===== design/flow/config.mk =====
export PLATFORM = sky130hd
export DESIGN_NAME = cfs_aligner
export DESIGN_NICKNAME = cfs_aligner
export VERILOG_FILES = /design/flow/design.v
export SDC_FILE = /design/flow/constraint.sdc
export NUM_CORES = 4
export LEC_CHECK = 0
export CAP_MARGIN = 20
export CORE_MARGIN = 2
export CORE_UTILIZATION = 70
export SETUP_SLACK_MARGIN = 0.71
export SLEW_MARGIN = 20

===== design/flow/constraint.sdc =====
create_clock -name core_clock -period 4.84 [get_ports {clk}]
set_input_delay 0.9680 -clock core_clock [delete_from_list [all_inputs] [get_ports {clk}]]
set_output_delay 0.9680 -clock core_clock [all_outputs]
set_load 0.01 [all_outputs]

===== design/flow/design.v =====
  module cfs_synch#(
    parameter DATA_WIDTH = 32
  ) (
    input                       clk,
    input     [DATA_WIDTH-1:0]  i,
    output reg[DATA_WIDTH-1:0]  o
  );
    always@(posedge clk) begin
      o <= i;
    end
  endmodule
  module cfs_edge_detect #(parameter bit EDGE = 1, parameter bit RESET_VAL = !EDGE)(
    input clk,
    input reset_n,
    input data,
    output reg detected
  );
    reg dly1_data;
    always@(posedge clk or negedge reset_n) begin
      if(reset_n == 0) begin
        dly1_data <= RESET_VAL;
      end
      else begin
        dly1_data <= data;
      end
    end
    assign detected = ((data == EDGE) & (dly1_data == !EDGE));
  endmodule
  module cfs_synch_fifo #(
     parameter DATA_WIDTH = 32,
     parameter FIFO_DEPTH = 8,
     parameter CDC        = 1,
    localparam CNT_WIDTH = $clog2(FIFO_DEPTH)
  ) (
    input                       reset_n,
    input                       push_clk,
    input                       push_valid,
    input[DATA_WIDTH-1:0]       push_data,
    output wire                 push_ready,
    output wire                 push_full,
    output wire                 push_empty,
    output reg[CNT_WIDTH:0]     push_fifo_lvl,
    input                       pop_clk,
    output wire                 pop_valid,
    output wire[DATA_WIDTH-1:0] pop_data,
    input                       pop_ready,
    output wire                 pop_full,
    output wire                 pop_empty,
    output reg[CNT_WIDTH:0]     pop_fifo_lvl
  );
    reg[DATA_WIDTH-1:0] fifo[0:FIFO_DEPTH-1];
    wire[CNT_WIDTH-1:0] rd_ptr_push;
    reg[CNT_WIDTH-1:0]  rd_ptr_pop;
    reg[CNT_WIDTH-1:0] next_wr_ptr_push;
    reg[CNT_WIDTH-1:0] next_rd_ptr_pop;
    reg[CNT_WIDTH-1:0] wr_ptr_push;
    wire[CNT_WIDTH-1:0] wr_ptr_pop;
    reg[CNT_WIDTH:0] push_fifo_lvl_dly;
    reg[CNT_WIDTH:0] pop_fifo_lvl_dly;
    always_comb begin
      if(wr_ptr_push == FIFO_DEPTH - 1) begin
        next_wr_ptr_push = 0;
      end
      else begin
        next_wr_ptr_push = wr_ptr_push + 1;
      end
    end
    always@(posedge push_clk or negedge reset_n) begin
      if(reset_n == 0) begin
        push_fifo_lvl_dly  <= 0;
      end
      else begin
        push_fifo_lvl_dly <= push_fifo_lvl;
      end
    end
    always@(posedge pop_clk or negedge reset_n) begin
      if(reset_n == 0) begin
        pop_fifo_lvl_dly  <= 0;
      end
      else begin
        pop_fifo_lvl_dly <= pop_fifo_lvl;
      end
    end
    assign push_empty = (push_fifo_lvl == 0);
    assign push_full  = (push_fifo_lvl == FIFO_DEPTH);
    always@(posedge push_clk or negedge reset_n) begin
      if(reset_n == 0) begin
        wr_ptr_push <= 0;
      end
      else begin
        if(push_valid & push_ready) begin
          fifo[wr_ptr_push] <= push_data;
          wr_ptr_push       <= next_wr_ptr_push;
        end
      end
    end
    assign push_ready = push_valid & !push_full;
    always_comb begin
      if(rd_ptr_pop == FIFO_DEPTH - 1) begin
        next_rd_ptr_pop = 0;
      end
      else begin
        next_rd_ptr_pop = rd_ptr_pop + 1;
      end
    end
    assign pop_empty = (pop_fifo_lvl == 0);
    assign pop_full  = (pop_fifo_lvl == FIFO_DEPTH);
    always@(posedge pop_clk or negedge reset_n) begin
      if(reset_n == 0) begin
        rd_ptr_pop <= 0;
      end
      else begin
        if(pop_valid & pop_ready) begin
          rd_ptr_pop <= next_rd_ptr_pop;
        end
      end
    end
    always_comb begin
      if(wr_ptr_push == rd_ptr_push) begin
        if(push_fifo_lvl_dly >= FIFO_DEPTH - 1) begin
          push_fifo_lvl = FIFO_DEPTH;
        end
        else begin
          push_fifo_lvl = 0;
        end
      end
      else if(wr_ptr_push > rd_ptr_push) begin
        push_fifo_lvl = wr_ptr_push - rd_ptr_push;
      end
      else begin
        push_fifo_lvl = FIFO_DEPTH - (rd_ptr_push - wr_ptr_push);
      end
    end
    always_comb begin
      if(wr_ptr_pop == rd_ptr_pop) begin
        if(pop_fifo_lvl_dly >= FIFO_DEPTH - 1) begin
          pop_fifo_lvl = FIFO_DEPTH;
        end
        else begin
          pop_fifo_lvl = 0;
        end
      end
      else if(wr_ptr_pop > rd_ptr_pop) begin
        pop_fifo_lvl = wr_ptr_pop - rd_ptr_pop;
      end
      else begin
        pop_fifo_lvl = FIFO_DEPTH - (rd_ptr_pop - wr_ptr_pop);
      end
    end
    assign pop_valid = !pop_empty;
    assign pop_data  = fifo[rd_ptr_pop];
    if(CDC == 1) begin
      cfs_synch#(CNT_WIDTH) synch_wr_ptr_push2pop(
        .clk(pop_clk),
        .i(wr_ptr_push),
        .o(wr_ptr_pop)
      );
      cfs_synch#(CNT_WIDTH) synch_rd_ptr_pop2push(
        .clk(push_clk),
        .i(rd_ptr_pop),
        .o(rd_ptr_push)
      );
    end
    else begin
       assign wr_ptr_pop  = wr_ptr_push;
       assign rd_ptr_push = rd_ptr_pop;
    end
  endmodule
  module cfs_rx_ctrl #(
    parameter ALGN_DATA_WIDTH       = 32,
    parameter STATUS_CNT_DROP_WIDTH = 8,
    localparam int unsigned ALGN_OFFSET_WIDTH = ALGN_DATA_WIDTH <= 8 ? 1 : $clog2(ALGN_DATA_WIDTH/8),
    localparam int unsigned ALGN_SIZE_WIDTH   = $clog2(ALGN_DATA_WIDTH/8)+1,
    localparam int unsigned FIFO_DATA_WIDTH   = ALGN_DATA_WIDTH + ALGN_OFFSET_WIDTH + ALGN_SIZE_WIDTH
  )(
    input                                  preset_n,
    input                                  pclk,
    input                                  clr_cnt_dop,
    output wire[STATUS_CNT_DROP_WIDTH-1:0] status_cnt_drop,
    input                                  md_rx_clk,
    input                                  md_rx_valid,
    input[ALGN_DATA_WIDTH-1:0]             md_rx_data,
    input[ALGN_OFFSET_WIDTH-1:0]           md_rx_offset,
    input[ALGN_SIZE_WIDTH-1:0]             md_rx_size,
    output wire                            md_rx_ready,
    output reg                             md_rx_err,
    output wire                            push_valid,
    output wire[FIFO_DATA_WIDTH-1:0]       push_data,
    input                                  push_ready,
    input                                  rx_fifo_full
    );
    localparam int unsigned DATA_MSB = ALGN_DATA_WIDTH-1;
    localparam int unsigned DATA_LSB = 0;
    localparam int unsigned OFFSET_MSB = ALGN_DATA_WIDTH+ALGN_OFFSET_WIDTH-1;
    localparam int unsigned OFFSET_LSB = ALGN_DATA_WIDTH;
    localparam int unsigned SIZE_MSB = ALGN_DATA_WIDTH+ALGN_OFFSET_WIDTH+ALGN_SIZE_WIDTH-1;
    localparam int unsigned SIZE_LSB = ALGN_DATA_WIDTH+ALGN_OFFSET_WIDTH;
    reg[STATUS_CNT_DROP_WIDTH-1:0] md_rx_clk_status_cnt_drop;
    cfs_synch#(STATUS_CNT_DROP_WIDTH) synch_status_cnt_drop(
      .clk(pclk),
      .i  (clr_cnt_dop ? {STATUS_CNT_DROP_WIDTH{1'b0}} : md_rx_clk_status_cnt_drop),
      .o  (status_cnt_drop)
    );
    always@(posedge md_rx_clk or negedge preset_n) begin
      if(!preset_n) begin
        md_rx_clk_status_cnt_drop <= 0;
      end
      else if(clr_cnt_dop) begin
        md_rx_clk_status_cnt_drop <= 0;
      end
      else begin
        if(md_rx_valid & md_rx_ready & md_rx_err) begin
          if(md_rx_clk_status_cnt_drop < (('h1 << STATUS_CNT_DROP_WIDTH) - 1)) begin
            md_rx_clk_status_cnt_drop <= md_rx_clk_status_cnt_drop + 1;
          end
        end
      end
    end
    wire[ALGN_SIZE_WIDTH:0]   md_rx_numer;
    wire[ALGN_SIZE_WIDTH-1:0] md_rx_rem;
    assign md_rx_numer = (ALGN_DATA_WIDTH / 8) + md_rx_offset;
    assign md_rx_rem   = md_rx_numer % md_rx_size;
    always_comb begin
      if(md_rx_valid == 1) begin
        if(md_rx_size == 0) begin
          md_rx_err = 1;
        end
        else if(md_rx_rem != 0) begin
          md_rx_err = 1;
        end
        else begin
          md_rx_err = 0;
        end
      end
      else begin
        md_rx_err = 0;
      end
    end
    assign md_rx_ready = (push_valid & push_ready) | md_rx_err;
    assign push_valid = md_rx_valid & !md_rx_err;
    assign push_data[SIZE_MSB  :SIZE_LSB]   = md_rx_size;
    assign push_data[OFFSET_MSB:OFFSET_LSB] = md_rx_offset;
    assign push_data[DATA_MSB  :DATA_LSB]   = md_rx_data;
  endmodule
  module cfs_tx_ctrl #(
    parameter ALGN_DATA_WIDTH = 32,
    localparam int unsigned ALGN_OFFSET_WIDTH = ALGN_DATA_WIDTH <= 8 ? 1 : $clog2(ALGN_DATA_WIDTH/8),
    localparam int unsigned ALGN_SIZE_WIDTH   = $clog2(ALGN_DATA_WIDTH/8)+1,
    localparam int unsigned FIFO_DATA_WIDTH   = ALGN_DATA_WIDTH + ALGN_OFFSET_WIDTH + ALGN_SIZE_WIDTH
  )(
    input                              pop_valid,
    input[FIFO_DATA_WIDTH-1:0]         pop_data,
    output wire                        pop_ready,
    output wire                        md_tx_valid,
    output wire[ALGN_DATA_WIDTH-1:0]   md_tx_data,
    output wire[ALGN_OFFSET_WIDTH-1:0] md_tx_offset,
    output wire[ALGN_SIZE_WIDTH-1:0]   md_tx_size,
    input                              md_tx_ready
    );
    localparam int unsigned DATA_MSB = ALGN_DATA_WIDTH-1;
    localparam int unsigned DATA_LSB = 0;
    localparam int unsigned OFFSET_MSB = ALGN_DATA_WIDTH+ALGN_OFFSET_WIDTH-1;
    localparam int unsigned OFFSET_LSB = ALGN_DATA_WIDTH;
    localparam int unsigned SIZE_MSB = ALGN_DATA_WIDTH+ALGN_OFFSET_WIDTH+ALGN_SIZE_WIDTH-1;
    localparam int unsigned SIZE_LSB = ALGN_DATA_WIDTH+ALGN_OFFSET_WIDTH;
    assign pop_ready    = pop_valid & md_tx_ready;
    assign md_tx_valid  = pop_valid;
    assign md_tx_data   = pop_data[DATA_MSB:DATA_LSB];
    assign md_tx_offset = pop_data[OFFSET_MSB:OFFSET_LSB];
    assign md_tx_size   = pop_data[SIZE_MSB:SIZE_LSB];
  endmodule
  module cfs_ctrl #(
    parameter ALGN_DATA_WIDTH = 32,
    localparam int unsigned ALGN_OFFSET_WIDTH = ALGN_DATA_WIDTH <= 8 ? 1 : $clog2(ALGN_DATA_WIDTH/8),
    localparam int unsigned ALGN_SIZE_WIDTH   = $clog2(ALGN_DATA_WIDTH/8)+1,
    localparam int unsigned FIFO_WIDTH        = ALGN_DATA_WIDTH + ALGN_OFFSET_WIDTH + ALGN_SIZE_WIDTH
  )(
    input                        reset_n,
    input                        clk,
    input                        pop_valid,
    input[FIFO_WIDTH-1:0]        pop_data,
    output reg                   pop_ready,
    output reg                   push_valid,
    output reg[FIFO_WIDTH-1:0]   push_data,
    input                        push_ready,
    input[ALGN_OFFSET_WIDTH-1:0] ctrl_offset,
    input[ALGN_SIZE_WIDTH-1:0]   ctrl_size
    );
    localparam int unsigned DATA_MSB = ALGN_DATA_WIDTH-1;
    localparam int unsigned DATA_LSB = 0;
    localparam int unsigned OFFSET_MSB = ALGN_DATA_WIDTH+ALGN_OFFSET_WIDTH-1;
    localparam int unsigned OFFSET_LSB = ALGN_DATA_WIDTH;
    localparam int unsigned SIZE_MSB = ALGN_DATA_WIDTH+ALGN_OFFSET_WIDTH+ALGN_SIZE_WIDTH-1;
    localparam int unsigned SIZE_LSB = ALGN_DATA_WIDTH+ALGN_OFFSET_WIDTH;
    reg[ALGN_OFFSET_WIDTH-1:0] unaligned_offset;
    reg[ALGN_SIZE_WIDTH-1:0] unaligned_size;
    reg[ALGN_DATA_WIDTH-1:0] unaligned_data;
    reg[ALGN_SIZE_WIDTH-1:0] unaligned_bytes_processed;
    reg[ALGN_SIZE_WIDTH-1:0] aligned_bytes_processed;
    always@(posedge clk or negedge reset_n) begin
      if(reset_n == 0) begin
        pop_ready                 <= 1;
        push_valid                <= 0;
        push_data                 <= 0;
        unaligned_offset          <= 0;
        unaligned_size            <= 0;
        unaligned_data            <= 0;
        unaligned_bytes_processed <= 0;
        aligned_bytes_processed   <= 0;
      end
      else begin
        if((push_valid == 1) & (push_ready == 0)) begin
          if(unaligned_bytes_processed >= unaligned_size) begin
            if((pop_valid == 1) && (pop_ready == 1)) begin
              pop_ready                 <= 0;
              unaligned_offset          <= pop_data[OFFSET_MSB:OFFSET_LSB];
              unaligned_size            <= pop_data[SIZE_MSB:SIZE_LSB];
              unaligned_data            <= pop_data[DATA_MSB:DATA_LSB];
              unaligned_bytes_processed <= 0;
            end
            else if((pop_valid == 1) && (pop_ready == 0)) begin
              pop_ready <= 1;
            end
            else begin
              pop_ready <= 1;
            end
          end
          else begin
            pop_ready <= 0;
          end
        end
        else if((push_valid == 1) & (push_ready == 1)) begin
          if(unaligned_bytes_processed >= unaligned_size) begin
            if((pop_valid == 1) && (pop_ready == 1)) begin
              if(pop_data[SIZE_MSB:SIZE_LSB] >= ctrl_size) begin
                push_valid                       <= 1;
                push_data[DATA_MSB:DATA_LSB]     <= ((('h1 << (ctrl_size * 8)) - 1) & (pop_data[DATA_MSB:DATA_LSB] >> (pop_data[OFFSET_MSB:OFFSET_LSB] * 8))) << (8 * ctrl_offset);
                push_data[SIZE_MSB:SIZE_LSB]     <= ctrl_size;
                push_data[OFFSET_MSB:OFFSET_LSB] <= ctrl_offset;
                unaligned_offset                 <= pop_data[OFFSET_MSB:OFFSET_LSB];
                unaligned_size                   <= pop_data[SIZE_MSB:SIZE_LSB];
                unaligned_data                   <= pop_data[DATA_MSB:DATA_LSB];
                unaligned_bytes_processed        <= ctrl_size;
                aligned_bytes_processed          <= 0;
                if(pop_data[SIZE_MSB:SIZE_LSB] > ctrl_size) begin
                  pop_ready <= 0;
                end
                else begin
                  pop_ready <= 1;
                end
              end
              else begin
                push_valid              <= 0;
                push_data               <= ((('h1 << (pop_data[SIZE_MSB:SIZE_LSB] * 8)) - 1) & (pop_data[DATA_MSB:DATA_LSB] >> (pop_data[OFFSET_MSB:OFFSET_LSB] * 8))) << (8 * ctrl_offset);
                aligned_bytes_processed <= pop_data[SIZE_MSB:SIZE_LSB];
              end
            end
            else if((pop_valid == 1) && (pop_ready == 0)) begin
              pop_ready               <= 1;
              push_valid              <= 0;
              push_data               <= 0;
              aligned_bytes_processed <= 0;
            end
            else begin
              pop_ready               <= 1;
              push_valid              <= 0;
              push_data               <= 0;
              aligned_bytes_processed <= 0;
            end
          end
          else begin
            if((unaligned_size - unaligned_bytes_processed) >= ctrl_size) begin
              push_valid                       <= 1;
              push_data[DATA_MSB:DATA_LSB]     <= ((('h1 << (ctrl_size * 8)) - 1) & (unaligned_data >> ((unaligned_offset + unaligned_bytes_processed) * 8))) << (8 * ctrl_offset);
              push_data[SIZE_MSB:SIZE_LSB]     <= ctrl_size;
              push_data[OFFSET_MSB:OFFSET_LSB] <= ctrl_offset;
              unaligned_bytes_processed        <= unaligned_bytes_processed + ctrl_size;
              aligned_bytes_processed          <= 0;
              if(unaligned_bytes_processed + ctrl_size >= unaligned_size) begin
                pop_ready <= 1;
              end
            end
            else begin
              push_valid                <= 0;
              push_data                 <= ((('h1 << ((unaligned_size - unaligned_bytes_processed) * 8)) - 1) & (unaligned_data >> ((unaligned_offset + unaligned_bytes_processed) * 8))) << (8 * ctrl_offset);
              unaligned_bytes_processed <= unaligned_size;
              aligned_bytes_processed   <= unaligned_size - unaligned_bytes_processed;
              pop_ready <= 1;
            end
          end
        end
        else begin
          if(unaligned_bytes_processed >= unaligned_size) begin
            if((pop_valid == 1) && (pop_ready == 1)) begin
              if(pop_data[SIZE_MSB:SIZE_LSB] >= (ctrl_size - aligned_bytes_processed)) begin
                push_valid                       <= 1;
                push_data[DATA_MSB:DATA_LSB]     <= push_data[DATA_MSB:DATA_LSB] | (((('h1 << ((ctrl_size - aligned_bytes_processed) * 8)) - 1) & (pop_data[DATA_MSB:DATA_LSB] >> (pop_data[OFFSET_MSB:OFFSET_LSB] * 8))) << (8 * (ctrl_offset + aligned_bytes_processed)));
                push_data[SIZE_MSB:SIZE_LSB]     <= ctrl_size;
                push_data[OFFSET_MSB:OFFSET_LSB] <= ctrl_offset;
                unaligned_offset                 <= pop_data[OFFSET_MSB:OFFSET_LSB];
                unaligned_size                   <= pop_data[SIZE_MSB:SIZE_LSB];
                unaligned_data                   <= pop_data[DATA_MSB:DATA_LSB];
                unaligned_bytes_processed        <= ctrl_size - aligned_bytes_processed;
                if(pop_data[SIZE_MSB:SIZE_LSB] == (ctrl_size - aligned_bytes_processed)) begin
                  pop_ready <= 1;
                end
                else begin
                  pop_ready <= 0;
                end
              end
              else begin
                push_valid                <= 0;
                push_data                 <= push_data | (((('h1 << (pop_data[SIZE_MSB:SIZE_LSB] * 8)) - 1) & (pop_data[DATA_MSB:DATA_LSB] >> (pop_data[OFFSET_MSB:OFFSET_LSB] * 8))) << (8 * (ctrl_offset + aligned_bytes_processed)));
                aligned_bytes_processed   <= aligned_bytes_processed + pop_data[SIZE_MSB:SIZE_LSB];
                unaligned_offset          <= pop_data[OFFSET_MSB:OFFSET_LSB];
                unaligned_size            <= pop_data[SIZE_MSB:SIZE_LSB];
                unaligned_data            <= pop_data[DATA_MSB:DATA_LSB];
                unaligned_bytes_processed <= pop_data[SIZE_MSB:SIZE_LSB];
                pop_ready                 <= 1;
              end
            end
            else if((pop_valid == 1) && (pop_ready == 0)) begin
              pop_ready <= 1;
            end
            else begin
              pop_ready <= 1;
            end
          end
          else begin
            if(unaligned_size - unaligned_bytes_processed >= (ctrl_size - aligned_bytes_processed)) begin
              push_valid                       <= 1;
              push_data[DATA_MSB:DATA_LSB]     <= push_data[DATA_MSB:DATA_LSB] | (((('h1 << ((ctrl_size - aligned_bytes_processed) * 8)) - 1) & (unaligned_data >> ((unaligned_offset + unaligned_bytes_processed) * 8))) << (8 * (ctrl_offset + aligned_bytes_processed)));
              push_data[SIZE_MSB:SIZE_LSB]     <= ctrl_size;
              push_data[OFFSET_MSB:OFFSET_LSB] <= ctrl_offset;
              unaligned_bytes_processed        <= unaligned_bytes_processed + ctrl_size - aligned_bytes_processed;
              if(unaligned_bytes_processed + ctrl_size - aligned_bytes_processed >= unaligned_size) begin
                pop_ready <= 1;
              end
              else begin
                pop_ready <= 0;
              end
            end
            else begin
              push_valid                <= 0;
              push_data                 <= push_data | (((('h1 << ((unaligned_size - unaligned_bytes_processed) * 8)) - 1) & (unaligned_data >> ((unaligned_offset + unaligned_bytes_processed) * 8))) << (8 * (ctrl_offset + aligned_bytes_processed)));
              aligned_bytes_processed   <= aligned_bytes_processed + (unaligned_size - unaligned_bytes_processed) ;
              unaligned_bytes_processed <= unaligned_size;
              pop_ready <= 1;
            end
          end
        end
      end
    end
  endmodule
  module cfs_regs#(
    parameter APB_ADDR_WIDTH        = 16,
    parameter ALGN_DATA_WIDTH       = 32,
    parameter STATUS_CNT_DROP_WIDTH = 8,
    parameter STATUS_RX_LVL_WIDTH   = 4,
    parameter STATUS_TX_LVL_WIDTH   = 4,
    localparam int unsigned APB_DATA_WIDTH  = 32,
    localparam int unsigned ALGN_OFFSET_WIDTH = ALGN_DATA_WIDTH <= 8 ? 1 : $clog2(ALGN_DATA_WIDTH/8),
    localparam int unsigned ALGN_SIZE_WIDTH   = $clog2(ALGN_DATA_WIDTH/8)+1) (
    input wire                            pclk,
    input wire                            presetn,
    input wire[APB_ADDR_WIDTH-1:0]        paddr,
    input wire                            pwrite,
    input wire                            psel,
    input wire                            penable,
    input wire[APB_DATA_WIDTH-1:0]        pwdata,
    output reg                            pready,
    output reg[APB_DATA_WIDTH-1:0]        prdata,
    output reg                            pslverr,
    output reg[ALGN_OFFSET_WIDTH-1:0]     ctrl_offset,
    output reg[ALGN_SIZE_WIDTH-1:0]       ctrl_size,
    output reg                            ctrl_clr,
    input wire[STATUS_CNT_DROP_WIDTH-1:0] status_cnt_drop,
    input wire[STATUS_RX_LVL_WIDTH-1:0]   status_rx_lvl,
    input wire[STATUS_TX_LVL_WIDTH-1:0]   status_tx_lvl,
    input wire                            rx_fifo_empty,
    input wire                            rx_fifo_full,
    input wire                            tx_fifo_empty,
    input wire                            tx_fifo_full,
    input wire                            max_drop,
    output wire                           irq
  );
    localparam ADDR_CTRL    = 'h0000;
    localparam ADDR_STATUS  = 'h000c;
    localparam ADDR_IRQEN   = 'h00f0;
    localparam ADDR_IRQ     = 'h00f4;
    localparam LSB_CTRL_SIZE   = 0;
    localparam LSB_CTRL_OFFSET = 8;
    localparam LSB_CTRL_CLR    = 16;
    localparam LSB_STATUS_CNT_DROP = 0;
    localparam LSB_STATUS_RX_LVL   = 8;
    localparam LSB_STATUS_TX_LVL   = 16;
    localparam LSB_IRQEN_RX_FIFO_EMPTY = 0;
    localparam LSB_IRQEN_RX_FIFO_FULL  = 1;
    localparam LSB_IRQEN_TX_FIFO_EMPTY = 2;
    localparam LSB_IRQEN_TX_FIFO_FULL  = 3;
    localparam LSB_IRQEN_MAX_DROP      = 4;
    localparam LSB_IRQ_RX_FIFO_EMPTY = LSB_IRQEN_RX_FIFO_EMPTY;
    localparam LSB_IRQ_RX_FIFO_FULL  = LSB_IRQEN_RX_FIFO_FULL;
    localparam LSB_IRQ_TX_FIFO_EMPTY = LSB_IRQEN_TX_FIFO_EMPTY;
    localparam LSB_IRQ_TX_FIFO_FULL  = LSB_IRQEN_TX_FIFO_FULL;
    localparam LSB_IRQ_MAX_DROP      = LSB_IRQEN_MAX_DROP;
    wire[APB_ADDR_WIDTH-1:0] addr_aligned;
    assign addr_aligned = {paddr[APB_ADDR_WIDTH-1:2], 2'b00};
    reg wr_ctrl_is_illegal;
    wire[ALGN_SIZE_WIDTH-1:0] ctrl_size_wr_val;
    assign ctrl_size_wr_val = pwdata[LSB_CTRL_SIZE + ALGN_SIZE_WIDTH - 1 : LSB_CTRL_SIZE];
    wire[ALGN_OFFSET_WIDTH-1:0] ctrl_offset_wr_val;
    assign ctrl_offset_wr_val = pwdata[LSB_CTRL_OFFSET + ALGN_OFFSET_WIDTH - 1 : LSB_CTRL_OFFSET];
    reg[APB_DATA_WIDTH-1:0] ctrl_rd_val;
    wire[ALGN_SIZE_WIDTH:0]   ctrl_wr_numer;
    wire[ALGN_SIZE_WIDTH-1:0] ctrl_wr_rem;
    assign ctrl_wr_numer = (ALGN_DATA_WIDTH / 8) + ctrl_offset_wr_val;
    assign ctrl_wr_rem   = ctrl_wr_numer % ctrl_size_wr_val;
    reg irqen_rx_fifo_empty;
    reg irqen_rx_fifo_full;
    reg irqen_tx_fifo_empty;
    reg irqen_tx_fifo_full;
    reg irqen_max_drop;
    reg irq_rx_fifo_empty;
    reg irq_rx_fifo_full;
    reg irq_tx_fifo_empty;
    reg irq_tx_fifo_full;
    reg irq_max_drop;
    always_comb begin
      ctrl_rd_val = 0;
      ctrl_rd_val[LSB_CTRL_SIZE   + ALGN_SIZE_WIDTH   - 1 : LSB_CTRL_SIZE]   = ctrl_size;
      ctrl_rd_val[LSB_CTRL_OFFSET + ALGN_OFFSET_WIDTH - 1 : LSB_CTRL_OFFSET] = ctrl_offset;
    end
    reg[APB_DATA_WIDTH-1:0] status_rd_val;
    always_comb begin
      status_rd_val = 0;
      status_rd_val[LSB_STATUS_CNT_DROP+ STATUS_CNT_DROP_WIDTH-1:LSB_STATUS_CNT_DROP] = status_cnt_drop;
      status_rd_val[LSB_STATUS_RX_LVL  + STATUS_RX_LVL_WIDTH-1  :LSB_STATUS_RX_LVL]   = status_rx_lvl;
      status_rd_val[LSB_STATUS_TX_LVL  + STATUS_TX_LVL_WIDTH-1  :LSB_STATUS_TX_LVL]   = status_tx_lvl;
    end
    reg[APB_DATA_WIDTH-1:0] irqen_rd_val;
    always_comb begin
      irqen_rd_val = 0;
      irqen_rd_val[LSB_IRQEN_RX_FIFO_EMPTY] = irqen_rx_fifo_empty;
      irqen_rd_val[LSB_IRQEN_RX_FIFO_FULL]  = irqen_rx_fifo_full;
      irqen_rd_val[LSB_IRQEN_TX_FIFO_EMPTY] = irqen_tx_fifo_empty;
      irqen_rd_val[LSB_IRQEN_TX_FIFO_FULL]  = irqen_tx_fifo_full;
      irqen_rd_val[LSB_IRQEN_MAX_DROP]      = irqen_max_drop;
    end
    reg[APB_DATA_WIDTH-1:0] irq_rd_val;
    always_comb begin
      irq_rd_val = 0;
      irq_rd_val[LSB_IRQEN_RX_FIFO_EMPTY] = irq_rx_fifo_empty;
      irq_rd_val[LSB_IRQEN_RX_FIFO_FULL]  = irq_rx_fifo_full;
      irq_rd_val[LSB_IRQEN_TX_FIFO_EMPTY] = irq_tx_fifo_empty;
      irq_rd_val[LSB_IRQEN_TX_FIFO_FULL]  = irq_tx_fifo_full;
      irq_rd_val[LSB_IRQEN_MAX_DROP]      = irq_max_drop;
    end
    wire edge_rx_fifo_empty;
    wire edge_rx_fifo_full;
    wire edge_tx_fifo_empty;
    wire edge_tx_fifo_full;
    wire edge_max_drop;
    cfs_edge_detect #(.EDGE(1), .RESET_VAL(1)) edge_detect_rx_fifo_empty(.clk(pclk), .reset_n(presetn), .data(rx_fifo_empty), .detected(edge_rx_fifo_empty));
    cfs_edge_detect #(.EDGE(1), .RESET_VAL(0)) edge_detect_rx_fifo_full( .clk(pclk), .reset_n(presetn), .data(rx_fifo_full),  .detected(edge_rx_fifo_full));
    cfs_edge_detect #(.EDGE(1), .RESET_VAL(1)) edge_detect_tx_fifo_empty(.clk(pclk), .reset_n(presetn), .data(tx_fifo_empty), .detected(edge_tx_fifo_empty));
    cfs_edge_detect #(.EDGE(1), .RESET_VAL(0)) edge_detect_tx_fifo_full( .clk(pclk), .reset_n(presetn), .data(tx_fifo_full),  .detected(edge_tx_fifo_full));
    cfs_edge_detect #(.EDGE(1), .RESET_VAL(0)) edge_detect_max_drop(     .clk(pclk), .reset_n(presetn), .data(max_drop),      .detected(edge_max_drop));
    assign irq = 
      (edge_rx_fifo_empty & irqen_rx_fifo_empty) | 
      (edge_rx_fifo_full  & irqen_rx_fifo_full)  | 
      (edge_tx_fifo_empty & irqen_tx_fifo_empty) | 
      (edge_tx_fifo_full  & irqen_tx_fifo_full) | 
      (edge_max_drop      & irqen_max_drop);
    always@(posedge pclk or negedge presetn) begin
      if(presetn == 0) begin
        ctrl_offset <= 0;
        ctrl_size   <= 1;
        irqen_rx_fifo_empty <= 0;
        irqen_rx_fifo_full  <= 0;
        irqen_tx_fifo_empty <= 0;
        irqen_tx_fifo_full  <= 0;
        irqen_max_drop      <= 0;
        irq_rx_fifo_empty <= 0;
        irq_rx_fifo_full  <= 0;
        irq_tx_fifo_empty <= 0;
        irq_tx_fifo_full  <= 0;
        irq_max_drop      <= 0;
        wr_ctrl_is_illegal <= 0;
        ctrl_clr           <= 0;
        pready             <= 0;
        pslverr            <= 0;
        prdata             <= 0;
      end
      else begin
        ctrl_clr <= 0;
        if(psel == 1 && penable == 1) begin
          if(pready == 0) begin
            case(addr_aligned) 
              ADDR_CTRL : begin
                if(pwrite) begin
                  if(wr_ctrl_is_illegal == 0) begin
                    if(ctrl_size_wr_val == 0) begin
                      wr_ctrl_is_illegal <= 1;
                      pready             <= 0;
                      pslverr            <= 0;
                    end
                    else if(ctrl_wr_rem != 0) begin
                      wr_ctrl_is_illegal <= 1;
                      pready             <= 0;
                      pslverr            <= 0;
                    end
                    else if(ctrl_offset_wr_val + ctrl_size_wr_val > (ALGN_DATA_WIDTH / 8)) begin
                      wr_ctrl_is_illegal <= 1;
                      pready             <= 0;
                      pslverr            <= 0;
                    end
                    else begin
                      wr_ctrl_is_illegal <= 0;
                      pready             <= 1;
                      pslverr            <= 0;
                      ctrl_size          <= ctrl_size_wr_val;
                      ctrl_offset        <= ctrl_offset_wr_val;
                      ctrl_clr           <= pwdata[LSB_CTRL_CLR];
                    end
                  end
                  else begin
                    wr_ctrl_is_illegal <= 0;
                    pready             <= 1;
                    pslverr            <= 1;
                  end
                end
                else begin
                  prdata <= ctrl_rd_val;
                  pready <= 1;
                end
              end
              ADDR_STATUS : begin
                if(pwrite) begin
                  pready  <= 1;
                  pslverr <= 1;
                  prdata  <= 0;
                end
                else begin
                  pready  <= 1;
                  pslverr <= 0;
                  prdata  <= status_rd_val;
                end
              end
              ADDR_IRQEN : begin
                if(pwrite) begin
                  pready  <= 1;
                  pslverr <= 0;
                  irqen_rx_fifo_empty <= pwdata[LSB_IRQEN_RX_FIFO_EMPTY];
                  irqen_rx_fifo_full  <= pwdata[LSB_IRQEN_RX_FIFO_FULL];
                  irqen_tx_fifo_empty <= pwdata[LSB_IRQEN_TX_FIFO_EMPTY];
                  irqen_tx_fifo_full  <= pwdata[LSB_IRQEN_TX_FIFO_FULL];
                  irqen_max_drop      <= pwdata[LSB_IRQEN_MAX_DROP];
                end
                else begin
                  pready  <= 1;
                  pslverr <= 0;
                  prdata  <= irqen_rd_val;
                end
              end
              ADDR_IRQ : begin
                if(pwrite) begin
                  pready  <= 1;
                  pslverr <= 0;
                  irq_rx_fifo_empty <= irq_rx_fifo_empty & !pwdata[LSB_IRQEN_RX_FIFO_EMPTY];
                  irq_rx_fifo_full  <= irq_rx_fifo_full  & !pwdata[LSB_IRQEN_RX_FIFO_FULL];
                  irq_tx_fifo_empty <= irq_tx_fifo_empty & !pwdata[LSB_IRQEN_TX_FIFO_EMPTY];
                  irq_tx_fifo_full  <= irq_tx_fifo_full  & !pwdata[LSB_IRQEN_TX_FIFO_FULL];
                  irq_max_drop      <= irq_max_drop      & !pwdata[LSB_IRQEN_MAX_DROP];
                end
                else begin
                  pready  <= 1;
                  pslverr <= 0;
                  prdata  <= irq_rd_val;
                end
              end
              default : begin
                pready  <= 1;
                pslverr <= 1;
                prdata  <= 0;
              end
            endcase
          end
          else begin
            pready  <= 0;
            pslverr <= 0;
            prdata  <= 0;
          end
        end
        else begin
          pready  <= 0;
          pslverr <= 0;
          prdata  <= 0;
        end
        if(edge_rx_fifo_empty) begin
          irq_rx_fifo_empty <= 1;
        end
        if(edge_rx_fifo_full) begin
          irq_rx_fifo_full <= 1;
        end
        if(edge_tx_fifo_empty) begin
          irq_tx_fifo_empty <= 1;
        end
        if(edge_tx_fifo_full) begin
          irq_tx_fifo_full <= 1;
        end
        if(edge_max_drop) begin
          irq_max_drop <= 1;
        end
      end
    end
  endmodule
  module cfs_aligner_core#(
    parameter APB_ADDR_WIDTH  = 16,
    parameter ALGN_DATA_WIDTH = 32,
    parameter FIFO_DEPTH      = 8,
     parameter CDC_RX_TO_REG  = 1,
     parameter CDC_REG_TO_TX  = 1,
    localparam int unsigned STATUS_CNT_DROP_WIDTH = 8,
    localparam int unsigned APB_DATA_WIDTH  = 32,
    localparam int unsigned ALGN_OFFSET_WIDTH = ALGN_DATA_WIDTH <= 8 ? 1 : $clog2(ALGN_DATA_WIDTH/8),
    localparam int unsigned ALGN_SIZE_WIDTH   = $clog2(ALGN_DATA_WIDTH/8)+1
  ) (
    input wire pclk,
    input wire preset_n,
    input wire[APB_ADDR_WIDTH-1:0]    paddr,
    input wire                        pwrite,
    input wire                        psel,
    input wire                        penable,
    input wire[APB_DATA_WIDTH-1:0]    pwdata,
    output wire                       pready,
    output reg[APB_DATA_WIDTH-1:0]    prdata,
    output reg                        pslverr,
    input                             md_rx_clk,
    input                             md_rx_valid,
    input[ALGN_DATA_WIDTH-1:0]        md_rx_data,
    input[ALGN_OFFSET_WIDTH-1:0]      md_rx_offset,
    input[ALGN_SIZE_WIDTH-1:0]        md_rx_size,
    output reg                        md_rx_ready,
    output reg                        md_rx_err,
    input                             md_tx_clk,
    output reg                        md_tx_valid,
    output reg[ALGN_DATA_WIDTH-1:0]   md_tx_data,
    output reg[ALGN_OFFSET_WIDTH-1:0] md_tx_offset,
    output reg[ALGN_SIZE_WIDTH-1:0]   md_tx_size,
    input                             md_tx_ready,
    input                             md_tx_err,
    output wire                       irq
  );
    localparam int unsigned FIFO_WIDTH        = ALGN_DATA_WIDTH + ALGN_OFFSET_WIDTH + ALGN_SIZE_WIDTH;
    localparam int unsigned FIFO_LVL_WIDTH    = $clog2(FIFO_DEPTH) + 1;
    wire[STATUS_CNT_DROP_WIDTH-1:0] rx_ctrl_2_regs_status_cnt_drop;
    wire                            regs_2_rx_ctrl_ctrl_clr;
    wire                            rx_ctrl_2_rx_fifo_push_valid;
    wire[FIFO_WIDTH-1:0]            rx_ctrl_2_rx_fifo_push_data;
    wire                            rx_fifo_2_rx_ctrl_push_ready;
    wire                            rx_fifo_2_rx_ctrl_push_full;
    wire                            rx_fifo_2_regs_fifo_full;
    wire                            rx_fifo_2_regs_fifo_empty;
    wire[FIFO_LVL_WIDTH-1:0]        rx_fifo_2_regs_fifo_lvl;
    wire[FIFO_LVL_WIDTH-1:0]        tx_fifo_2_regs_fifo_lvl;
    wire                            tx_fifo_2_regs_fifo_empty;
    wire                            tx_fifo_2_regs_fifo_full;
    wire                            tx_fifo_2_tx_ctrl_pop_valid;
    wire[FIFO_WIDTH-1:0]            tx_fifo_2_tx_ctrl_pop_data;
    wire                            tx_fifo_2_tx_ctrl_pop_ready;
    wire                            rx_fifo_2_ctrl_pop_valid;
    wire[FIFO_WIDTH-1:0]            rx_fifo_2_ctrl_pop_data;
    wire                            rx_fifo_2_ctrl_pop_ready;
    wire                            ctrl_2_tx_fifo_push_valid;
    wire[FIFO_WIDTH-1:0]            ctrl_2_tx_fifo_push_data;
    wire                            ctrl_2_tx_fifo_push_ready;
    wire[ALGN_OFFSET_WIDTH-1:0]     regs_2_ctrl_ctrl_offset;
    wire[ALGN_SIZE_WIDTH-1:0]       regs_2_ctrl_ctrl_size;
    cfs_rx_ctrl #(
      .ALGN_DATA_WIDTH      (ALGN_DATA_WIDTH),
      .STATUS_CNT_DROP_WIDTH(STATUS_CNT_DROP_WIDTH)
    ) rx_ctrl (
      .preset_n       (preset_n),
      .pclk           (pclk),
      .status_cnt_drop(rx_ctrl_2_regs_status_cnt_drop),
      .clr_cnt_dop    (regs_2_rx_ctrl_ctrl_clr),
      .md_rx_clk      (md_rx_clk),
      .md_rx_valid    (md_rx_valid),
      .md_rx_data     (md_rx_data),
      .md_rx_offset   (md_rx_offset),
      .md_rx_size     (md_rx_size),
      .md_rx_ready    (md_rx_ready),
      .md_rx_err      (md_rx_err),
      .push_valid     (rx_ctrl_2_rx_fifo_push_valid),
      .push_data      (rx_ctrl_2_rx_fifo_push_data),
      .push_ready     (rx_fifo_2_rx_ctrl_push_ready),
      .rx_fifo_full   (rx_fifo_2_rx_ctrl_push_full)
    );
    cfs_synch_fifo #(
      .DATA_WIDTH(FIFO_WIDTH),
      .FIFO_DEPTH(FIFO_DEPTH),
      .CDC(       CDC_RX_TO_REG)) rx_fifo (
      .reset_n      (preset_n),
      .push_clk     (md_rx_clk),
      .push_valid   (rx_ctrl_2_rx_fifo_push_valid),
      .push_data    (rx_ctrl_2_rx_fifo_push_data),
      .push_ready   (rx_fifo_2_rx_ctrl_push_ready),
      .push_full    (rx_fifo_2_rx_ctrl_push_full),
      .push_empty   (),
      .push_fifo_lvl(),
      .pop_clk      (pclk),
      .pop_valid    (rx_fifo_2_ctrl_pop_valid),
      .pop_data     (rx_fifo_2_ctrl_pop_data),
      .pop_ready    (rx_fifo_2_ctrl_pop_ready),
      .pop_full     (rx_fifo_2_regs_fifo_full),
      .pop_empty    (rx_fifo_2_regs_fifo_empty),
      .pop_fifo_lvl (rx_fifo_2_regs_fifo_lvl)
    );
    cfs_synch_fifo #(
      .DATA_WIDTH(FIFO_WIDTH),
      .FIFO_DEPTH(FIFO_DEPTH),
      .CDC(       CDC_REG_TO_TX)) tx_fifo (
      .reset_n   (preset_n),
      .push_clk  (pclk),
      .push_valid(ctrl_2_tx_fifo_push_valid),
      .push_data (ctrl_2_tx_fifo_push_data),
      .push_ready(ctrl_2_tx_fifo_push_ready),
      .push_full (tx_fifo_2_regs_fifo_full),
      .push_empty(tx_fifo_2_regs_fifo_empty),
      .push_fifo_lvl(tx_fifo_2_regs_fifo_lvl),
      .pop_clk   (md_tx_clk),
      .pop_valid (tx_fifo_2_tx_ctrl_pop_valid),
      .pop_data  (tx_fifo_2_tx_ctrl_pop_data),
      .pop_ready (tx_fifo_2_tx_ctrl_pop_ready),
      .pop_full  (),
      .pop_empty (),
      .pop_fifo_lvl ()
    );
    cfs_tx_ctrl #(
      .ALGN_DATA_WIDTH(ALGN_DATA_WIDTH)
    ) tx_ctrl (
      .pop_valid   (tx_fifo_2_tx_ctrl_pop_valid),
      .pop_data    (tx_fifo_2_tx_ctrl_pop_data),
      .pop_ready   (tx_fifo_2_tx_ctrl_pop_ready),
      .md_tx_valid (md_tx_valid),
      .md_tx_data  (md_tx_data),
      .md_tx_offset(md_tx_offset),
      .md_tx_size  (md_tx_size),
      .md_tx_ready (md_tx_ready)
    );
    cfs_ctrl #(
      .ALGN_DATA_WIDTH(ALGN_DATA_WIDTH)
    ) ctrl(
      .reset_n    (preset_n),
      .clk        (pclk),
      .pop_valid  (rx_fifo_2_ctrl_pop_valid),
      .pop_data   (rx_fifo_2_ctrl_pop_data),
      .pop_ready  (rx_fifo_2_ctrl_pop_ready),
      .push_valid (ctrl_2_tx_fifo_push_valid),
      .push_data  (ctrl_2_tx_fifo_push_data),
      .push_ready (ctrl_2_tx_fifo_push_ready),
      .ctrl_offset(regs_2_ctrl_ctrl_offset),
      .ctrl_size  (regs_2_ctrl_ctrl_size)
      );
    cfs_regs#(
      .APB_ADDR_WIDTH       (APB_ADDR_WIDTH),
      .STATUS_CNT_DROP_WIDTH(STATUS_CNT_DROP_WIDTH),
      .ALGN_DATA_WIDTH      (ALGN_DATA_WIDTH)) regs (
      .pclk           (pclk),
      .presetn        (preset_n),
      .paddr          (paddr),
      .pwrite         (pwrite),
      .psel           (psel),
      .penable        (penable),
      .pwdata         (pwdata),
      .pready         (pready),
      .prdata         (prdata),
      .pslverr        (pslverr),
      .ctrl_offset    (regs_2_ctrl_ctrl_offset),
      .ctrl_size      (regs_2_ctrl_ctrl_size),
      .ctrl_clr       (regs_2_rx_ctrl_ctrl_clr),
      .status_cnt_drop(rx_ctrl_2_regs_status_cnt_drop),
      .status_rx_lvl  (rx_fifo_2_regs_fifo_lvl),
      .status_tx_lvl  (tx_fifo_2_regs_fifo_lvl),
      .rx_fifo_empty  (rx_fifo_2_regs_fifo_empty),
      .rx_fifo_full   (rx_fifo_2_regs_fifo_full),
      .tx_fifo_empty  (tx_fifo_2_regs_fifo_empty),
      .tx_fifo_full   (tx_fifo_2_regs_fifo_full),
      .max_drop       (rx_ctrl_2_regs_status_cnt_drop == (('h1 << STATUS_CNT_DROP_WIDTH) - 1)),
      .irq            (irq)
    );
  endmodule
  module cfs_aligner#(
    parameter ALGN_DATA_WIDTH = 32,
    parameter FIFO_DEPTH      = 8,
    localparam int unsigned APB_ADDR_WIDTH    = 16,
    localparam int unsigned APB_DATA_WIDTH    = 32,
    localparam int unsigned ALGN_OFFSET_WIDTH = ALGN_DATA_WIDTH <= 8 ? 1 : $clog2(ALGN_DATA_WIDTH/8),
    localparam int unsigned ALGN_SIZE_WIDTH   = $clog2(ALGN_DATA_WIDTH/8)+1
  ) (
    input wire clk,
    input wire reset_n,
    input wire[APB_ADDR_WIDTH-1:0]    paddr,
    input wire                        pwrite,
    input wire                        psel,
    input wire                        penable,
    input wire[APB_DATA_WIDTH-1:0]    pwdata,
    output wire                       pready,
    output reg[APB_DATA_WIDTH-1:0]    prdata,
    output reg                        pslverr,
    input                             md_rx_valid,
    input[ALGN_DATA_WIDTH-1:0]        md_rx_data,
    input[ALGN_OFFSET_WIDTH-1:0]      md_rx_offset,
    input[ALGN_SIZE_WIDTH-1:0]        md_rx_size,
    output reg                        md_rx_ready,
    output reg                        md_rx_err,
    output reg                        md_tx_valid,
    output reg[ALGN_DATA_WIDTH-1:0]   md_tx_data,
    output reg[ALGN_OFFSET_WIDTH-1:0] md_tx_offset,
    output reg[ALGN_SIZE_WIDTH-1:0]   md_tx_size,
    input                             md_tx_ready,
    input                             md_tx_err,
    output reg                        irq
  );
    localparam int unsigned STATUS_CNT_DROP_WIDTH = 8;
    cfs_aligner_core#(
      .APB_ADDR_WIDTH( APB_ADDR_WIDTH),
      .ALGN_DATA_WIDTH(ALGN_DATA_WIDTH),
      .FIFO_DEPTH(     FIFO_DEPTH),
      .CDC_RX_TO_REG(  0),
      .CDC_REG_TO_TX(  0)) core (
      .pclk        (clk),
      .preset_n    (reset_n),
      .paddr       (paddr),
      .pwrite      (pwrite),
      .psel        (psel),
      .penable     (penable),
      .pwdata      (pwdata),
      .pready      (pready),
      .prdata      (prdata),
      .pslverr     (pslverr),
      .md_rx_clk   (clk),
      .md_rx_valid (md_rx_valid),
      .md_rx_data  (md_rx_data),
      .md_rx_offset(md_rx_offset),
      .md_rx_size  (md_rx_size),
      .md_rx_ready (md_rx_ready),
      .md_rx_err   (md_rx_err),
      .md_tx_clk   (clk),
      .md_tx_valid (md_tx_valid),
      .md_tx_data  (md_tx_data),
      .md_tx_offset(md_tx_offset),
      .md_tx_size  (md_tx_size),
      .md_tx_ready (md_tx_ready),
      .md_tx_err   (md_tx_err),
      .irq         (irq)
    );
  endmodule

===== design/flow/run.sh =====
#!/bin/bash
# the make line also repeats each setting of config.mk as NAME=value (left out here)
make -C /OpenROAD-flow-scripts/flow DESIGN_CONFIG=/design/flow/config.mk WORK_HOME=/design/flow/orfs CLKGATE_MAP_FILE= finish

==> flow_metrics.env, run 1 <==
# physical design summary
export IMPL_cp_data_arrival_time_ns=5.74
export IMPL_cts_sinks=752
export IMPL_cap_violations=0
export IMPL_overflow=0
export IMPL_grt_pass1_vias=29200
export IMPL_min_period_ns=5.21
export IMPL_fmaxAchievable_ghz=0.192
export IMPL_synth_top_cell_by_count="edfxtp_1"
export IMPL_die_width_um=229
export IMPL_synth_async_reset_ratio_pct=20.2
export IMPL_yosys_top_cells_count="edfxtp_1 (592), nand2_1 (262), nor2_1 (161), dfrtp_1 (148), mux2_2 (139)"
export IMPL_ys_seq_elements=752
export IMPL_die_h_um=229
export IMPL_rows=82
export IMPL_grt_pass1_wl_um=180000
export IMPL_fin_ws_ns=-0.371
export IMPL_final_cells=3914
export IMPL_post_route_cell_area_um2=44200
export IMPL_ys_sh_xor_pct=0.543
export IMPL_adder_share_pct=3.61
export IMPL_dp_hpwl_um=71900
export IMPL_logic_family="AND-OR/OR-AND gates"
export IMPL_cp_cell_sequence="buf_4 -> ha_4 -> buf_4 -> nor4_4 -> nand2_2 -> a31oi_4 -> inv_2 -> ha_4 -> nor2b_4 -> o21ai_4 -> a21oi_4 -> a21oi_4 -> buf_6 -> a32oi_4 -> ha_4 -> buf_12 -> mux2i_4 -> buf_6 -> nor2_4 -> a31o_1 -> mux2i_1 -> buf_4 -> o211ai_1 -> a32o_1"
export IMPL_worstRegToRegCells=24
export IMPL_worstPathRequired_ns=5.37
export IMPL_slew_headroom_pct=18.4
export IMPL_cts_root_buf="clkbuf_16"
export IMPL_synth_avg_cell_area_um2=12.7
export IMPL_cts_tree="done"
export IMPL_compound_area_share_pct=16.0
export IMPL_yosysUniqueCellTypes=104
export IMPL_worst_path_buf_inv=7
export IMPL_yosys_stat_area_um2=35500
export IMPL_yosysCellCount=2805
export IMPL_min_path_type="input port to async pin"
export IMPL_n_fill_cell=1861
export IMPL_cp_max_fo=5
export IMPL_crit_start="core.rx_fifo.rd_ptr_pop[1]"
export IMPL_clk_pin_slew_ns=0.09
export IMPL_vias_per_cell=7.90
export IMPL_cpPeakStageDelay_ns=0.46
export IMPL_skew_ns=0.0363
export IMPL_holdWs_ns=0.309
export IMPL_synth_top_cell_area_share_pct=50.1
export IMPL_clock_tree_buffer_depth=3
export IMPL_coreArea_um2=50100
export IMPL_endpoint_kind="flip-flop"
export IMPL_tightest_slew_ns=1.21
export IMPL_flop_area_um2=21800
export IMPL_cp_endpoint="core.ctrl.push_data[33]"
export IMPL_comb_area_um2=14400
export IMPL_final_max_slew_viol_count=0
export IMPL_antenna_found_initial=4
export IMPL_setup_violations=38
export IMPL_vias=30900
export IMPL_synth_area_um2=35500
export IMPL_warning_count=81
export IMPL_place_congestion=1.02
export IMPL_mux_share_pct=6.00
export IMPL_rsz0062_at_grt="yes"
export IMPL_crit_slowest_cell="dfrtp_2"
export IMPL_dpl_worst_slack_ns=-0.786
export IMPL_ys_sh_simple_pct=9.42
export IMPL_wl_per_cell_um=34.9
export IMPL_yosysTopAreaCell="edfxtp_1"
export IMPL_hold_viol=0
export IMPL_initCoreUtil_pct=70.9
export IMPL_die_area_um2=52500
export IMPL_clock_latency_ns=0.66
export IMPL_ys_top_cells_by_area="edfxtp_1 (50%), dfrtp_1 (10%), mux2_2 (4.4%), ha_1 (2.8%), nand2_1 (2.8%)"
export IMPL_status="failed layout checks"
export IMPL_flop_cell="edfxtp_1"
export IMPL_htreeDepth=3
export IMPL_num_io_pins=168
export IMPL_grt_usage_pct=45.7
export IMPL_grt_max_degree=68
export IMPL_ys_seq_share_pct=61.3
export IMPL_fin_nets=3372
export IMPL_dp_cells=3674
export IMPL_period_used_pct=108
export IMPL_io_buffers=124
export IMPL_reg2reg_to="core.ctrl.push_data[33]"
export IMPL_crit_type="flip-flop to flip-flop"
export IMPL_cts_buffers=71
export IMPL_synth_cells=2805
export IMPL_edf_count=592
export IMPL_cpLargestDelayFamily="AND-OR/OR-AND gates"
export IMPL_startpoint_type="flip-flop"
export IMPL_reg2reg_slack_ns=-0.37
export IMPL_drtPass1Iterations=11
export IMPL_cp_depth=24
export IMPL_violations="negative setup slack"
export IMPL_ys_warnings_count=10
export IMPL_drc=0
export IMPL_areaGrowthSynthToFinish_pct=24.7
export IMPL_r2r_start="core.rx_fifo.rd_ptr_pop[1]"
export IMPL_ant_nets=0
export IMPL_wl_um=137000
export IMPL_drt_iter0_markers=6210
export IMPL_dpl_cell_area_um2=39100
[timing repair]
action / in CTS / in global routing
gates resized: 282 / 165
endpoints found under the setup margin: 415 / 382
cloned: 0 / 16
hold buffers: 0 / 0
pin swaps: 91 / 67
endpoints found under the hold margin: 0 / 0
setup buffers: 56 / 38
[metal layers]
layer  track usage (%)  vias to the layer above  wire length, um
li1                  -                    11700                -
met1              56.7                    14400            42000
met2              75.6                     3675            61600
met3              10.1                     1158            19900
met4              24.2                        6            13100
met5                 0                        -               70
[per-stage QoR]
stage                     util [%]  setup TNS, ns
after floorplan                  -              0
after detailed placement      78.1        -135.55
final                         88.4          -8.44
after global placement        78.1         -82.69
after CTS                     85.6              0
after global routing          88.4          -6.48
[final cells by class]
| cell class | count | area share [%] |
|---|---|---|
| antenna | 1 | 0.00566 |
| clock buffer | 97 | 4.42 |
| clock inverter | 32 | 0.803 |
| inverter | 78 | 0.673 |
| multi-input combinational | 1813 | 32.6 |
| sequential | 752 | 49.2 |
| tap | 672 | 1.90 |
| timing repair buffer | 469 | 10.5 |
==> run 2, diff against run 1 <==
ABC_AREA = 1   (was not set)
CELL_PAD_IN_SITES_DETAIL_PLACEMENT = 1   (was not set)
CORE_ASPECT_RATIO = 1.28   (was not set)
CORE_MARGIN = 6   (was 2)
CORE_UTILIZATION = 40   (was 70)
GPL_ROUTABILITY_DRIVEN = 1   (was not set)
SETUP_SLACK_MARGIN = 2.5   (was 0.71)
TNS_END_PERCENT = 40   (was not set)
clock period = 11.9 ns   (was 4.84 ns; I/O delays follow)
==> run 2 against run 1 <==
Now clean on timing, DRC and antenna. Wire length decreased by 21%. Highest routed layer is now met4.
==> flow_metrics.env, run 2 <==
# physical design summary
export IMPL_status="timing/DRC/antenna clean"
export IMPL_cts_tree="done"
export IMPL_yosys_stat_area_um2=35900
export IMPL_synth_cells=3542
export IMPL_compound_area_share_pct=9.67
export IMPL_num_io_pins=168
export IMPL_rsz0062_at_grt="no"
export IMPL_yosysTopAreaCell="edfxtp_1"
export IMPL_ys_warnings_count=10
export IMPL_cap_violations=0
export IMPL_slew_headroom_pct=35.5
export IMPL_logic_family="simple AND/OR/NAND/NOR gates"
export IMPL_skew_ns=0.0258
export IMPL_r2r_start="core.rx_fifo.rd_ptr_pop[2]"
export IMPL_cp_data_arrival_time_ns=6.35
export IMPL_hold_viol=0
export IMPL_ys_top_cells_by_area="edfxtp_1 (50%), nand2_1 (11%), dfrtp_1 (10%), nand3_1 (3.8%), ha_1 (2.8%)"
export IMPL_adder_share_pct=3.57
export IMPL_initCoreUtil_pct=40.6
export IMPL_endpoint_kind="output pin"
export IMPL_cts_sinks=752
export IMPL_crit_top_cell="nand2_1"
export IMPL_ys_sh_simple_pct=20.4
export IMPL_cts_root_buf="clkbuf_16"
export IMPL_synth_area_um2=35900
export IMPL_warning_count=74
export IMPL_wl_per_cell_um=21.9
export IMPL_worstRegToRegCells=29
export IMPL_grt_max_degree=65
export IMPL_cpLargestDelayFamily="buffers and inverters"
export IMPL_setup_violations=0
export IMPL_synth_top_cell_by_count="nand2_1"
export IMPL_dpl_worst_slack_ns=2.57
export IMPL_final_max_slew_viol_count=0
export IMPL_clock_latency_ns=0.63
export IMPL_ant_nets=0
export IMPL_flop_area_um2=21700
export IMPL_cp_endpoint="md_rx_ready"
export IMPL_io_buffers=124
export IMPL_drc=0
export IMPL_n_fill_cell=9898
export IMPL_crit_start="md_rx_size[1]"
export IMPL_dp_hpwl_um=71000
export IMPL_startpoint_type="input port"
export IMPL_yosys_top_cells_count="nand2_1 (1029), edfxtp_1 (592), nand3_1 (274), inv_1 (247), nor2_1 (209)"
export IMPL_fin_nets=3837
export IMPL_worst_path_buf_inv=5
export IMPL_comb_area_um2=12400
export IMPL_min_path_type="flip-flop to flip-flop"
export IMPL_overflow=0
export IMPL_reg2reg_to="core.ctrl.push_data[25]"
export IMPL_min_period_ns=8.73
export IMPL_reg2reg_slack_ns=5.38
export IMPL_clock_tree_buffer_depth=3
export IMPL_period_used_pct=73.4
export IMPL_place_congestion=0.953
export IMPL_die_h_um=351
export IMPL_cp_max_fo=10
export IMPL_hold_buffers=0
export IMPL_crit_type="input port to output pin"
export IMPL_yosysUniqueCellTypes=70
export IMPL_htreeDepth=3
export IMPL_fmaxAchievable_ghz=0.115
export IMPL_synth_async_reset_ratio_pct=20.2
export IMPL_synth_avg_cell_area_um2=10.1
export IMPL_cpPeakStageDelay_ns=0.63
export IMPL_edf_count=592
export IMPL_grt_pass1_vias=28800
export IMPL_ys_seq_elements=752
export IMPL_areaGrowthSynthToFinish_pct=13.5
export IMPL_flop_cell="edfxtp_1"
export IMPL_yosysCellCount=3542
export IMPL_synth_top_cell_area_share_pct=49.6
export IMPL_vias=26900
export IMPL_clk_pin_slew_ns=0.06
export IMPL_die_area_um2=97100
export IMPL_tns_ns=0
export IMPL_fin_ws_ns=3.17
export IMPL_antenna_found_initial=1
export IMPL_grt_pass1_wl_um=166000
export IMPL_coreArea_um2=88300
export IMPL_cts_buffers=76
export IMPL_grt_usage_pct=21.6
export IMPL_whs_path_depth=2
export IMPL_mux_share_pct=0.0279
export IMPL_die_width_um=277
export IMPL_tightest_slew_ns=0.968
export IMPL_drt_iter0_markers=1869
export IMPL_holdCritStartpoint="core.ctrl.unaligned_data[10]"
export IMPL_worstPathRequired_ns=9.52
export IMPL_ys_seq_share_pct=60.6
export IMPL_cp_depth=19
export IMPL_ys_sh_xor_pct=0.366
export IMPL_drtPass1Iterations=5
export IMPL_cp_cell_sequence="clkdlybuf4s50_1 -> inv_1 -> nand3_1 -> ha_1 -> a21oi_1 -> nand2_1 -> nand2_1 -> inv_1 -> nor2_1 -> nand2_1 -> o21ai_0 -> inv_1 -> fa_1 -> xor2_1 -> nand3_1 -> a32oi_1 -> nand4_1 -> nand2_1 -> clkdlybuf4s50_1"
export IMPL_wl_um=108000
export IMPL_hold_path_endpoint="core.ctrl.unaligned_data[10]"
export IMPL_crit_slowest_cell="clkdlybuf4s50_1"
export IMPL_rows=123
export IMPL_vias_per_cell=5.49
run 2: area by class of cell:
| cell class | count | share of cell area (%) |
|---|---|---|
| well taps | 1187 | 3.65 |
| inverters | 281 | 2.61 |
| clock inverters | 34 | 0.826 |
| diodes | 1 | 0.00614 |
| clock buffers | 108 | 5.34 |
| flip-flops and latches | 752 | 53.4 |
| multi-input cells | 2374 | 30.4 |
| repair buffers | 165 | 3.81 |
run 2: per-stage QoR:
stage	std cells	utilization (%)	hold WS [ns]	area, um2
2_1_floorplan	3559	-	0.420	35900
3_3_place_gp	4758	43.3	0.458	38200
3_5_place_dp	4758	43.3	0.471	38200
4_1_cts	4900	46.1	0.488	40700
5_1_grt	4901	46.1	0.500	40700
6_report	4902	46.1	0.483	40700
run 2: repair_timing:
action                     CTS  global route
setup buffers                0             1
hold endpoints to repair     0             0
resized                      0             0
setup endpoints to repair    0             1
run 2: per-layer routing:
metal	track usage (%)	part of all wire [%]	wire (um)	vias up
li1	-	-	-	12500
met3	2.95	4.3	4580	225
met4	7.74	3.4	3670	0
met2	40.4	53	56500	689
met5	0	0	0	-
met1	25.5	40	42800	13500
==> run 3, diff against run 2 <==
ABC_AREA = not set   (was 1)
CELL_PAD_IN_SITES_DETAIL_PLACEMENT = not set   (was 1)
CORE_ASPECT_RATIO = not set   (was 1.28)
CORE_MARGIN = 2   (was 6)
CORE_UTILIZATION = 72   (was 40)
CTS_CLUSTER_DIAMETER = 29   (was not set)
CTS_CLUSTER_SIZE = 46   (was not set)
GPL_ROUTABILITY_DRIVEN = not set   (was 1)
PLACE_DENSITY = 0.64   (was not set)
SETUP_SLACK_MARGIN = 1.07   (was 2.5)
TNS_END_PERCENT = not set   (was 40)
clock period = 4.79 ns   (was 11.9 ns; I/O delays follow)
==> run 3 against run 2 <==
The flow now stops in 5_1_grt. Synthesized area is 1.1% lower. Die size is 47% lower. Synthesized cell count is 21% lower.
==> flow_metrics.env, run 3 <==
# source this file to load flow results
export IMPL_status="aborted with a tool error"
export IMPL_haltStage="5_1_grt"
export IMPL_first_error="[ERROR GRT-0232] Routing congestion too high. Check the congestion heatmap in the GUI."
export IMPL_cts_buffers=120
export IMPL_dp_hpwl_um=71700
export IMPL_io_buffers=124
export IMPL_htreeDepth=3
export IMPL_ys_sh_simple_pct=9.42
export IMPL_synth_area_um2=35500
export IMPL_dp_cells=3648
export IMPL_adder_share_pct=3.61
export IMPL_logic_family="AND-OR/OR-AND gates"
export IMPL_grt_usage_pct=75.2
export IMPL_yosys_stat_area_um2=35500
export IMPL_mux_share_pct=6.00
export IMPL_cts_sinks=752
export IMPL_rows=81
export IMPL_yosys_top_cells_count="edfxtp_1 (592), nand2_1 (262), nor2_1 (161), dfrtp_1 (148), mux2_2 (139)"
export IMPL_synth_top_cell_by_count="edfxtp_1"
export IMPL_ys_sh_xor_pct=0.543
export IMPL_ys_top_cells_by_area="edfxtp_1 (50%), dfrtp_1 (10%), mux2_2 (4.4%), ha_1 (2.8%), nand2_1 (2.8%)"
export IMPL_yosysTopAreaCell="edfxtp_1"
export IMPL_compound_area_share_pct=16.0
export IMPL_synth_async_reset_ratio_pct=20.2
export IMPL_ys_seq_share_pct=61.3
export IMPL_flop_cell="edfxtp_1"
export IMPL_die_h_um=226
export IMPL_overflow=5
export IMPL_num_io_pins=168
export IMPL_yosysCellCount=2805
export IMPL_edf_count=592
export IMPL_die_width_um=226
export IMPL_clock_tree_buffer_depth=3
export IMPL_dpl_worst_slack_ns=-0.821
export IMPL_initCoreUtil_pct=72.8
export IMPL_yosysUniqueCellTypes=104
export IMPL_hold_buffers=0
export IMPL_die_area_um2=51100
export IMPL_cts_root_buf="clkbuf_16"
export IMPL_coreArea_um2=48700
export IMPL_synth_top_cell_area_share_pct=50.1
export IMPL_synth_avg_cell_area_um2=12.7
export IMPL_place_congestion=1.02
export IMPL_synth_cells=2805
export IMPL_ys_warnings_count=10
export IMPL_ys_seq_elements=752
run 3: what timing repair did:
action / CTS
setup buffers: 78
endpoints found under the hold margin: 0
gates cloned: 4
gates resized: 224
pin swaps: 69
setup endpoints to repair: 713
run 3: per-layer routing:
layer | track usage, % | GRT overflow
met3 | 60.1 | 0
met2 | 90.9 | 1
met4 | 72.3 | 4
met1 | 76.4 | 0
met5 | 35.0 | 0
run 3: metrics by stage:
step	setup TNS [ns]	utilization (%)	hold WS (ns)	area [um2]
4_1_cts	0	92.3	0.284	45000
3_5_place_dp	-130.22	80.1	0.449	39100
2_1_floorplan	0	-	0.441	36000
3_3_place_gp	-109.68	80.1	0.447	39100
